## adder_32bit
module adder_32bit(
    input clk,
    input rst,
    input [31:0] i_a,
    input [31:0] i_b,
    input i_vld,
    output reg [31:0] o_res,
    output reg o_res_vld,
    output reg overflow
);
wire [7:0] shift;
wire [23:0] al_man_a, al_man_b;
wire sign_a, sign_b, sign_res;
wire [7:0] exp_a, exp_b, exp_res;
wire [23:0] man_a, man_b, man_res;
wire [24:0] res;
wire operation_overflow;
assign sign_a = i_a[31];
assign sign_b = i_b[31];
assign exp_a = i_a[30:23];
assign exp_b = i_b[30:23];
assign man_a = (exp_a == 8'b0) ? {1'b0, i_a[22:0]} : {1'b1, i_a[22:0]};  
assign man_b = (exp_b == 8'b0) ? {1'b0, i_b[22:0]} : {1'b1, i_b[22:0]};
wire is_nan_a = ((exp_a == 8'b11111111) && (man_a[22:0] != 0));  
wire is_nan_b = ((exp_b == 8'b11111111) && (man_b[22:0] != 0));
wire is_inf_a = ((exp_a == 8'b11111111) && (man_a[22:0] == 0));
wire is_inf_b = ((exp_b == 8'b11111111) && (man_b[22:0] == 0));
wire is_zero_a = ((i_a[30:0] == 0));  
wire is_zero_b = ((i_b[30:0] == 0));
CompareAndShift32Bit u_CompareAndShift32Bit (
    .exp_a(exp_a),           
    .exp_b(exp_b),           
    .man_a(man_a),           
    .man_b(man_b),           
    .al_man_a(al_man_a),     
    .al_man_b(al_man_b),     
    .shift(shift)            
);
Addition32Bit u_Addition32Bit (
    .sign_a(sign_a),         
  ...
clock: 23.4 ns
lec_check: 0
abc_area: 1
cap_margin: 20
cell_pad_in_sites_global_placement: 1
core_aspect_ratio: 1.34
core_margin: 2
core_utilization: 51
gpl_routability_driven: 0
hold_slack_margin: 0.29
min_routing_layer: met1
place_density: 0.44
slew_margin: 30
run.sh (not shown) runs the stock make flow with config.mk's settings and CLKGATE_MAP_FILE=.
The first run produced a layout that fails on setup timing.
==> next run, changes <==
Settings changed: CELL_PAD_IN_SITES_GLOBAL_PLACEMENT 1 to default, CORE_ASPECT_RATIO 1.34 to default, CORE_UTILIZATION 51 to 72, CTS_CLUSTER_DIAMETER from default to 48, GPL_ROUTABILITY_DRIVEN 0 to default, MIN_ROUTING_LAYER met1 to default, PLACE_DENSITY 0.44 to default, SLEW_MARGIN 30 to 20.
Clock period 23.4 ns to 13.6 ns, I/O delays scaled along.
Effect:
- This time the run aborted during 3_5_place_dp
- die area went down by 29%
- synthesized cell count does not change
- synthesized area stays the same
==> next run, changes <==
Settings changed: CTS_CLUSTER_DIAMETER 48 to 362, CTS_CLUSTER_SIZE from default to 99, HOLD_SLACK_MARGIN 0.29 to default, SETUP_SLACK_MARGIN from default to -1.22.
Result: The changed run aborted during 3_5_place_dp; synthesized cell count is unchanged; area after synthesis stays the same; die size stays the same.
==> next run, changes <==
Settings changed: ABC_AREA 1 to default, CORE_UTILIZATION 72 to 40, CTS_CLUSTER_DIAMETER 362 to default, CTS_CLUSTER_SIZE 99 to default, SETUP_SLACK_MARGIN -1.22 to default.
Clock period 13.6 ns to 40.0 ns, I/O delays scaled along.
Outcome: This time the run finished clean; synthesized cell count is lower by about 25%; synthesized area went down by about 15%; die size grows by 52%.
==> next run, changes <==
Settings changed: CELL_PAD_IN_SITES_GLOBAL_PLACEMENT from default to 3, CTS_CLUSTER_DIAMETER from default to 116, GPL_ROUTABILITY_DRIVEN from default to 0, HOLD_SLACK_MARGIN from default to 0.3, MAX_ROUTING_LAYER from default to met4, PLACE_DENSITY_LB_ADDON from default to 0.15, TNS_END_PERCENT from default to 95.
After rerunning: This time the run aborted during 3_1_place_gp_skip_io. Synthesized area is unchanged. Die size is unchanged. Synthesized cell count does not change.
==> next run, changes <==
Settings changed: CELL_PAD_IN_SITES_GLOBAL_PLACEMENT 3 to default, CORE_UTILIZATION 40 to 12, CTS_CLUSTER_DIAMETER 116 to default, GPL_ROUTABILITY_DRIVEN 0 to default, HOLD_SLACK_MARGIN 0.3 to default, MAX_ROUTING_LAYER met4 to default, PLACE_DENSITY_LB_ADDON 0.15 to default, TNS_END_PERCENT 95 to default.
Clock period 40.0 ns to 41.5 ns, I/O delays scaled along.
The new run ran to the end with no violations.
Die area rose to 3.3 times its value.
Synthesized cell count does not change.
Area after synthesis stays the same.
